Design i16_biquad, start of the top module:
module i16_biquad(
    input CLK, RST,
    input unsigned [15:0] A,
    output signed [15:0] B,
    input signed [15:0] b_0,
    input signed [15:0] b_1,
    input signed [15:0] b_2,
    input signed [15:0] a_1,
    input signed [15:0] a_2
);
wire signed [17:0] feedback;
wire signed [31:0] P_b0;
wire signed [31:0] P_b1;
wire signed [31:0] P_b2;
wire signed [33:0] P_a1;
wire signed [33:0] P_a2;
wire signed [35:0] S_0;
wire signed [35:0] S_1;
wire signed [35:0] S_2;
wire signed [35:0] Z_0;
wire signed [35:0] Z_1;
i16_mul mul_b0(
    .A(A),
    .B(b_0),
    .P(P_b0)
);
i16_mul mul_b1(
    .A(A),
    .B(b_1),
    .P(P_b1)
);
i16_mul mul_b2(
    .A(A),
    .B(b_2),
    .P(P_b2)
);
i18_mul mul_a1(
    .A(feedback),
    .B_coef(a_1),
    .P(P_a1)
);
i18_mul mul_a2(
    .A(feedback),
    .B_coef(a_2),
    .P(P_a2)
);
i36_acc ACC_0(
    .A(P_a2),
    .B(P_b2),
    ._Z(36'sd0),
    .S(S_0)
);
i36_acc ACC_1(
    .A(P_a1),
    .B(P_b1),
    ._Z(Z_0),
    .S(S_1)
);
i36_acc ACC_2(
    .A(34'sd0),
    .B(P_b0),
    ._Z(Z_1),
    .S(S_2)
);
i36_delay DELAY_0(
    .CLK(CLK),
    .RST(RST),
    .STORE(S_0),
    .READ(Z_0)
);
i36_delay DELAY_1(
    .CLK(CLK),
    .RST(RST),
    .STORE(S_1),
    .READ(Z_1)
);
i36_trunc OUT(
    .A(S_2),
    .B(feedback),
    .B_sat(B)
);
endmodule
clock: 10.2 ns
lec_check: 0
cap_margin: 20
core_aspect_ratio: 0.94
core_margin: 2
core_utilization: 72
cts_cluster_size: 15
gpl_routability_driven: 1
gpl_timing_driven: 1
hold_slack_margin: 0.26
place_density_lb_addon: 0.01
setup_slack_margin: 2.51
slew_margin: 20
tns_end_percent: 80
run.sh (not shown) runs the stock make flow with config.mk's settings and CLKGATE_MAP_FILE=.
The starting point completed and failed the layout checks on negative setup slack.
Edit:
Settings changed: CORE_ASPECT_RATIO 0.94 to 0.71, CTS_CLUSTER_SIZE 15 to 71, SETUP_SLACK_MARGIN 2.51 to 2.42.
Effect:
- The changed run completed, yet does not pass: negative setup slack
- synthesized cell count is unchanged
- setup slack loses 0.16 ns
- global-route usage went up by 1.9 points
- worst hold slack loses 0.014 ns
Edit:
Settings changed: CORE_ASPECT_RATIO 0.71 to not set, CORE_UTILIZATION 72 to 65, CTS_CLUSTER_DIAMETER set to 27, CTS_CLUSTER_SIZE 71 to not set, GPL_ROUTABILITY_DRIVEN 1 to not set, GPL_TIMING_DRIVEN 1 to not set, HOLD_SLACK_MARGIN 0.26 to not set, PLACE_DENSITY_LB_ADDON 0.01 to not set, SETUP_SLACK_MARGIN 2.42 to not set, TNS_END_PERCENT 80 to not set.
Clock period 10.2 ns to 16.0 ns, I/O delays scaled along.
What happened: This time the run completed without violations. Non-clock buffer count fell by 333. Final area falls by 7.6%. Die size increases by 11%. Worst setup slack is better by 4.5 ns. Area after synthesis does not change. Routed wire length falls by 8.0%. Core utilization drops by 15 points. Worst hold slack loses 0.10 ns.
Edit:
Settings changed: CTS_CLUSTER_DIAMETER 27 to not set, MAX_ROUTING_LAYER set to met4.
Clock period 16.0 ns to 13.6 ns, I/O delays scaled along.
Effect: With this change the flow produced a layout that fails on negative setup slack; cell area rises by 4.5%; worst setup slack got worse by 1.5 ns; flip-flop count does not change; global-route usage falls by 0.24 points; synthesized cell count is unchanged; sequential share of layout area falls by 0.12 points; register-to-register slack got worse by 2.2 ns; synthesized area is unchanged; utilization rises by 3.3 points.

========
Starting RTL as in the previous note.
Design i16_biquad, start of the top module:
module i16_biquad(
    input CLK, RST,
    input unsigned [15:0] A,
    output signed [15:0] B,
    input signed [15:0] b_0,
    input signed [15:0] b_1,
    input signed [15:0] b_2,
    input signed [15:0] a_1,
    input signed [15:0] a_2
);
==> flow/config.mk <==
export PLATFORM = sky130hd
export DESIGN_NAME = i16_biquad
export DESIGN_NICKNAME = i16_biquad
export VERILOG_FILES = /design/flow/design.v
export SDC_FILE = /design/flow/constraint.sdc
export NUM_CORES = 4
export LEC_CHECK = 0
export ABC_AREA = 0
export CAP_MARGIN = 5
export CORE_ASPECT_RATIO = 1.97
export CORE_MARGIN = 4
export CORE_UTILIZATION = 56
export CTS_CLUSTER_DIAMETER = 317
export CTS_CLUSTER_SIZE = 98
export GPL_ROUTABILITY_DRIVEN = 1
export GPL_TIMING_DRIVEN = 1
export HOLD_SLACK_MARGIN = 0.26
export PLACE_DENSITY_LB_ADDON = 0.06
export SETUP_SLACK_MARGIN = -1.58
export SLEW_MARGIN = 20
export TNS_END_PERCENT = 5
==> flow/constraint.sdc <==
create_clock -name core_clock -period 23.7 [get_ports {CLK}]
set_input_delay 4.7400 -clock core_clock [delete_from_list [all_inputs] [get_ports {CLK}]]
set_output_delay 4.7400 -clock core_clock [all_outputs]
set_load 0.01 [all_outputs]
Change:
- ABC_AREA: 0 -> not set
- CAP_MARGIN: 5 -> 20
- CELL_PAD_IN_SITES_DETAIL_PLACEMENT: not set -> 2
- CELL_PAD_IN_SITES_GLOBAL_PLACEMENT: not set -> 1
- CORE_ASPECT_RATIO: 1.97 -> 0.94
- CORE_MARGIN: 4 -> 7
- CORE_UTILIZATION: 56 -> 18
- CTS_CLUSTER_DIAMETER: 317 -> not set
- CTS_CLUSTER_SIZE: 98 -> not set
- SETUP_SLACK_MARGIN: -1.58 -> 0.36
- TNS_END_PERCENT: 5 -> 65
Critical path depth is higher by 1. Wire length is higher by 45%. Cell count is higher by 41%. Clock-buffer cell count is lower by 2. Setup slack is worse by 1.2 ns. Die size is higher to 3.1 times its value.
Change:
- ABC_AREA: not set -> 0
- CAP_MARGIN: 20 -> 5
- CELL_PAD_IN_SITES_DETAIL_PLACEMENT: 2 -> not set
- CELL_PAD_IN_SITES_GLOBAL_PLACEMENT: 1 -> not set
- CORE_MARGIN: 7 -> 6
- CORE_UTILIZATION: 18 -> 72
- CTS_CLUSTER_DIAMETER: not set -> 317
- CTS_CLUSTER_SIZE: not set -> 98
- SETUP_SLACK_MARGIN: 0.36 -> -1.58
- TNS_END_PERCENT: 65 -> 5
After rerunning: Setup slack gains 1.4 ns; cell count falls by 32%; clock skew stays flat; first-iteration DRC count rises to 2.7 times its value; synthesized area does not change; die size falls by 74%; hold slack gains 0.050 ns.
Change:
- CAP_MARGIN: 5 -> 20
- CORE_MARGIN: 6 -> 2
- CTS_CLUSTER_DIAMETER: 317 -> not set
- CTS_CLUSTER_SIZE: 98 -> 76
- HOLD_SLACK_MARGIN: 0.26 -> -0.08
- PLACE_DENSITY: not set -> 0.66
- PLACE_DENSITY_LB_ADDON: 0.06 -> not set
- SETUP_SLACK_MARGIN: -1.58 -> 0.36
- TNS_END_PERCENT: 5 -> 80
- clock period: 23.7 -> 11.1 ns (I/O delays scaled with it)
What happened: Now the flow completed, yet does not pass: setup timing; worst setup slack loses 8.0 ns; via count went up by about 8%; global-route usage rises by 7.3 points; final area went up by about 13%; utilization went up by 9.1 points; clock-buffer cell count increases by 1; sequential share of layout area falls by 0.34 points; die size came out lower by 5.4%.

========
Starting RTL as in the previous note.
Settings: LEC_CHECK=0, ABC_AREA=0, CAP_MARGIN=20, CORE_ASPECT_RATIO=0.5, CORE_MARGIN=2, CORE_UTILIZATION=72, CTS_CLUSTER_DIAMETER=366, CTS_CLUSTER_SIZE=99, GPL_ROUTABILITY_DRIVEN=0, PLACE_DENSITY=0.42, SLEW_MARGIN=20, TNS_END_PERCENT=10; clock period 9.36 ns.
The starting point finished but failed the layout checks on setup timing.
==> next run, changes <==
==> flow/config.mk (replaced) <==
export PLATFORM = sky130hd
export DESIGN_NAME = i16_biquad
export DESIGN_NICKNAME = i16_biquad
export VERILOG_FILES = /design/flow/design.v
export SDC_FILE = /design/flow/constraint.sdc
export NUM_CORES = 4
export LEC_CHECK = 0
export ABC_AREA = 1
export CAP_MARGIN = 20
export CORE_ASPECT_RATIO = 0.5
export CORE_MARGIN = 2
export CORE_UTILIZATION = 72
export CTS_CLUSTER_DIAMETER = 242
export CTS_CLUSTER_SIZE = 99
export PLACE_DENSITY = 0.41
export SLEW_MARGIN = 20
export TNS_END_PERCENT = 10
==> flow/constraint.sdc (replaced) <==
create_clock -name core_clock -period 9.14 [get_ports {CLK}]
set_input_delay 1.8280 -clock core_clock [delete_from_list [all_inputs] [get_ports {CLK}]]
set_output_delay 1.8280 -clock core_clock [all_outputs]
set_load 0.01 [all_outputs]
What happened: The changed run completed, yet does not pass: setup timing; setup slack loses 400 ps; design area climbs by 4.0%; final cell count climbs by 12%; non-clock buffer count climbs by 93; sequential share of layout area drops by 0.10 points; routed wire length climbs by 30%.
==> next run, changes <==
--- a/flow/config.mk
+++ b/flow/config.mk
@@ -8,5 +8,5 @@
 export ABC_AREA = 1
 export CAP_MARGIN = 20
-export CORE_ASPECT_RATIO = 0.5
+export CORE_ASPECT_RATIO = 1.47
 export CORE_MARGIN = 2
 export CORE_UTILIZATION = 72
What happened: With this change the flow stopped in global routing; die area hardly moves; synthesized area does not change; synthesized cell count is unchanged.

========
Starting RTL as in the previous note.
Settings: LEC_CHECK=0, CAP_MARGIN=5, CORE_MARGIN=2, CORE_UTILIZATION=72, CTS_CLUSTER_DIAMETER=359, CTS_CLUSTER_SIZE=31, SETUP_SLACK_MARGIN=-0.87, SLEW_MARGIN=20; clock period 12.1 ns.
The starting point finished with negative setup slack left.
Edit:
Settings changed: CAP_MARGIN 5 to 20, CORE_UTILIZATION 72 to 28, CTS_CLUSTER_DIAMETER 359 to unset, CTS_CLUSTER_SIZE 31 to unset, SETUP_SLACK_MARGIN -0.87 to unset.
Clock period 12.1 ns to 17.1 ns, I/O delays scaled along.
Result:
- With this change the flow passed the timing, design-rule and antenna checks
- synthesized cell count stays the same
- cell area shrinks by 5.6%
- non-clock buffer count goes down by 465
- critical path depth drops by 2
- area after synthesis is unchanged
- clock skew came out higher by 0.0076 ns
- final cell count rose by 16%
Edit:
Settings changed: CORE_UTILIZATION 28 to 59, CTS_CLUSTER_SIZE set to 97, PLACE_DENSITY set to 0.38, TNS_END_PERCENT set to 35.
Clock period 17.1 ns to 12.5 ns, I/O delays scaled along.
Result:
- The changed run produced a layout that fails on negative setup slack
- design area went up by a few percent
- clock-buffer cell count does not change
- synthesized cell count stays the same
Edit:
Settings changed: CORE_UTILIZATION 59 to 72, CTS_CLUSTER_DIAMETER set to 27, CTS_CLUSTER_SIZE 97 to 25, PLACE_DENSITY 0.38 to unset, PLACE_DENSITY_LB_ADDON set to 0.25, TNS_END_PERCENT 35 to unset.
Clock period 12.5 ns to 16.0 ns, I/O delays scaled along.
Effect:
- The changed run ran to the end with no violations
- wire length fell by 2.7%
- cell area fell by 6.2%
- core utilization came out higher by 10 points
- via count came out higher by 1.8%
- count of clock-buffer cells in the layout climbs by 1
- worst setup slack gains 2.4 ns
- cell count goes down by 6.9%

========
Starting RTL as in the previous note.
export LEC_CHECK = 0
export CAP_MARGIN = 10
export CELL_PAD_IN_SITES_DETAIL_PLACEMENT = 2
export CORE_ASPECT_RATIO = 1.79
export CORE_MARGIN = 9
export CORE_UTILIZATION = 40
export CTS_CLUSTER_DIAMETER = 335
export CTS_CLUSTER_SIZE = 88
export GPL_TIMING_DRIVEN = 1
export SETUP_SLACK_MARGIN = 2.27
export SLEW_MARGIN = 35
export TNS_END_PERCENT = 45
create_clock -name core_clock -period 10.1 [get_ports {CLK}]
The starting point failed in 5_1_grt on GRT-0116.
Change:
CAP_MARGIN = 20   (was 10)
CELL_PAD_IN_SITES_DETAIL_PLACEMENT = not set   (was 2)
CORE_ASPECT_RATIO = 0.5   (was 1.79)
CORE_MARGIN = 2   (was 9)
CORE_UTILIZATION = 72   (was 40)
CTS_CLUSTER_DIAMETER = not set   (was 335)
CTS_CLUSTER_SIZE = not set   (was 88)
GPL_TIMING_DRIVEN = not set   (was 1)
PLACE_DENSITY_LB_ADDON = 0.2   (was not set)
SETUP_SLACK_MARGIN = not set   (was 2.27)
SLEW_MARGIN = 20   (was 35)
TNS_END_PERCENT = not set   (was 45)
clock period = 13.6 ns   (was 10.1 ns; I/O delays follow)
After rerunning: This time the run finished but fails on negative setup slack. Synthesized cell count does not change. Die area drops by 48%. Area after synthesis stays the same.
Change:
CORE_ASPECT_RATIO = not set   (was 0.5)
CTS_CLUSTER_DIAMETER = 366   (was not set)
PLACE_DENSITY = 0.42   (was not set)
PLACE_DENSITY_LB_ADDON = not set   (was 0.2)
TNS_END_PERCENT = 10   (was not set)
clock period = 9.36 ns   (was 13.6 ns; I/O delays follow)
Result: The new run completed and failed the layout checks on negative setup slack; wire length went down by 9.9%; via count went down by 2.5%; worst setup slack got worse by 3.1 ns.
Change:
CTS_CLUSTER_DIAMETER = not set   (was 366)
CTS_CLUSTER_SIZE = 33   (was not set)
MAX_ROUTING_LAYER = met4   (was not set)
PLACE_DENSITY = 0.64   (was 0.42)
TNS_END_PERCENT = not set   (was 10)
clock period = 13.6 ns   (was 9.36 ns; I/O delays follow)
=> The changed run ran to the end with violations: negative setup slack; final area goes down slightly; via count goes down by a few percent; sequential share of layout area hardly moves; final cell count goes down slightly; die area is unchanged; wire length goes down by a few percent; core utilization goes down by 1.2 points; flip-flop count does not change.

========
Setup of run 1:
Starting RTL as in the previous note.
Settings: LEC_CHECK=0, ABC_AREA=0, CAP_MARGIN=5, CORE_ASPECT_RATIO=0.94, CORE_MARGIN=7, CORE_UTILIZATION=40, CTS_CLUSTER_DIAMETER=317, CTS_CLUSTER_SIZE=98, GPL_ROUTABILITY_DRIVEN=1, GPL_TIMING_DRIVEN=1, HOLD_SLACK_MARGIN=0.26, PLACE_DENSITY=0.8, SETUP_SLACK_MARGIN=-1.58, SLEW_MARGIN=20, TNS_END_PERCENT=5; clock period 23.7 ns.
Changes in run 2 relative to run 1:
- changing CORE_UTILIZATION from 40 to 56
- removing PLACE_DENSITY (formerly 0.8)
- setting PLACE_DENSITY_LB_ADDON to 0.06 for the first time
- changing CAP_MARGIN from 5 to 40
- changing CORE_ASPECT_RATIO from 0.94 to 0.5
==> results <==
Compared with run 1, in run 2 worst hold margin saw little to no change; floorplan core area now smaller; number of non-clock inverters in the layout about even.
Relative to run 1, estimated wirelength of the detail-placed design has increased by about 10% in run 2.
Status: sequential portion of the cell area parity (run 2, run 1)
Run 2 against run 1: logic gate fraction of the total cell area went up by 0.50 points; final number of setup-violating endpoints was more or less identical; minimum period implied by the final worst setup slack went down by 430 ps.
Max measured slew at the worst slew-check pin across run 1 and run 2: run 1
#### Input delta (run 3 over run 2)
- clearing CTS_CLUSTER_DIAMETER, which used to be 317
- clearing CORE_ASPECT_RATIO, which used to be 0.5
- clearing CTS_CLUSTER_SIZE, which used to be 98
- clearing GPL_ROUTABILITY_DRIVEN, which used to be 1
- clearing TNS_END_PERCENT, which used to be 5
- swapping 7 for 2 in CORE_MARGIN
- clearing SETUP_SLACK_MARGIN, which used to be -1.58
- clearing HOLD_SLACK_MARGIN, which used to be 0.26
- swapping 56 for 40 in CORE_UTILIZATION
- clearing GPL_TIMING_DRIVEN, which used to be 1
- swapping 40 for 20 in CAP_MARGIN
- clearing ABC_AREA, which used to be 0
- clearing PLACE_DENSITY_LB_ADDON, which used to be 0.06
- swapping 23.7 for 16.0 in the clock period (ns, I/O delays scaled along)
In the flow results for run 3 and run 2, the logic depth of the worst path, buffers included is smaller on run 2. Run 3 vs. run 2: final clock period utilization by the worst path rose 19 points; data required time at the worst endpoint lower. Sort run 3 and run 2 by highest net fanout along the worst path, ascending, and run 3 comes first. On global-route usage, the lower figure sits with run 3, not run 2. On xor and xnor fraction of the mapped netlist area, run 3 and run 2 are basically level. Run 2 has a higher first-iteration DRC count than run 3.
--- input diff run 3..run 4 ---
- swapping 16.0 for 15.8 in the clock period (ns, I/O delays scaled along)
[summary]
From run 3 to run 4 the numbers moved as follows: worst hold margin has increased; clock buffer count down 1.
When run 4 is set beside run 3, its cell depth of the worst flop-to-flop path turns out to be 3 larger.
Transition time of the tightest slew-check pin, run 4 and run 3: larger value in run 3
In run 4 relative to run 3, total wirelength of the detailed-routed design had gone down slightly.
Run 4: full flow OK, the timing, design-rule and antenna checks passed
Area of all placed cells without fillers: run 4 vs run 3, no meaningful difference
Any difference in utilization between run 3 and run 4 is small enough to ignore.
Post-route fraction of the period consumed by the critical path: run 4 vs run 3, no meaningful difference
Non-clock buffer share of cell area, run 4 and run 3: larger value in run 4
Input changes introduced in run 5 (baseline for comparison: run 4):
- CTS_CLUSTER_DIAMETER now 27, previously not set
- TNS_END_PERCENT now 5, previously not set
- CORE_UTILIZATION now 72, was 40
- PLACE_DENSITY_LB_ADDON now 0.27, previously not set
- the clock period (ns, I/O delays scaled along) now 16.0, was 15.8
[summary]
Per the comparison of run 5 with run 4, data required time at the worst endpoint has increased; signed area change from the synthesized netlist to the final layout shows a reduction of 5.5 points; design area lost 4.9%. | clock input transition at the sequential cells of the worst setup and hold paths | run 4 vs run 5 | ≈ equal |. Against run 4, run 5 comes in 2 lower on critical path depth. Looking at source of the critical timing path, the b_0[2] result is from run 4; the A[11] one comes from run 5. Largest fanout of any net on the critical path ends up lower on run 4. Of run 5 and run 4, run 4 shows the higher final critical-path setup slack, with run 5 below it.
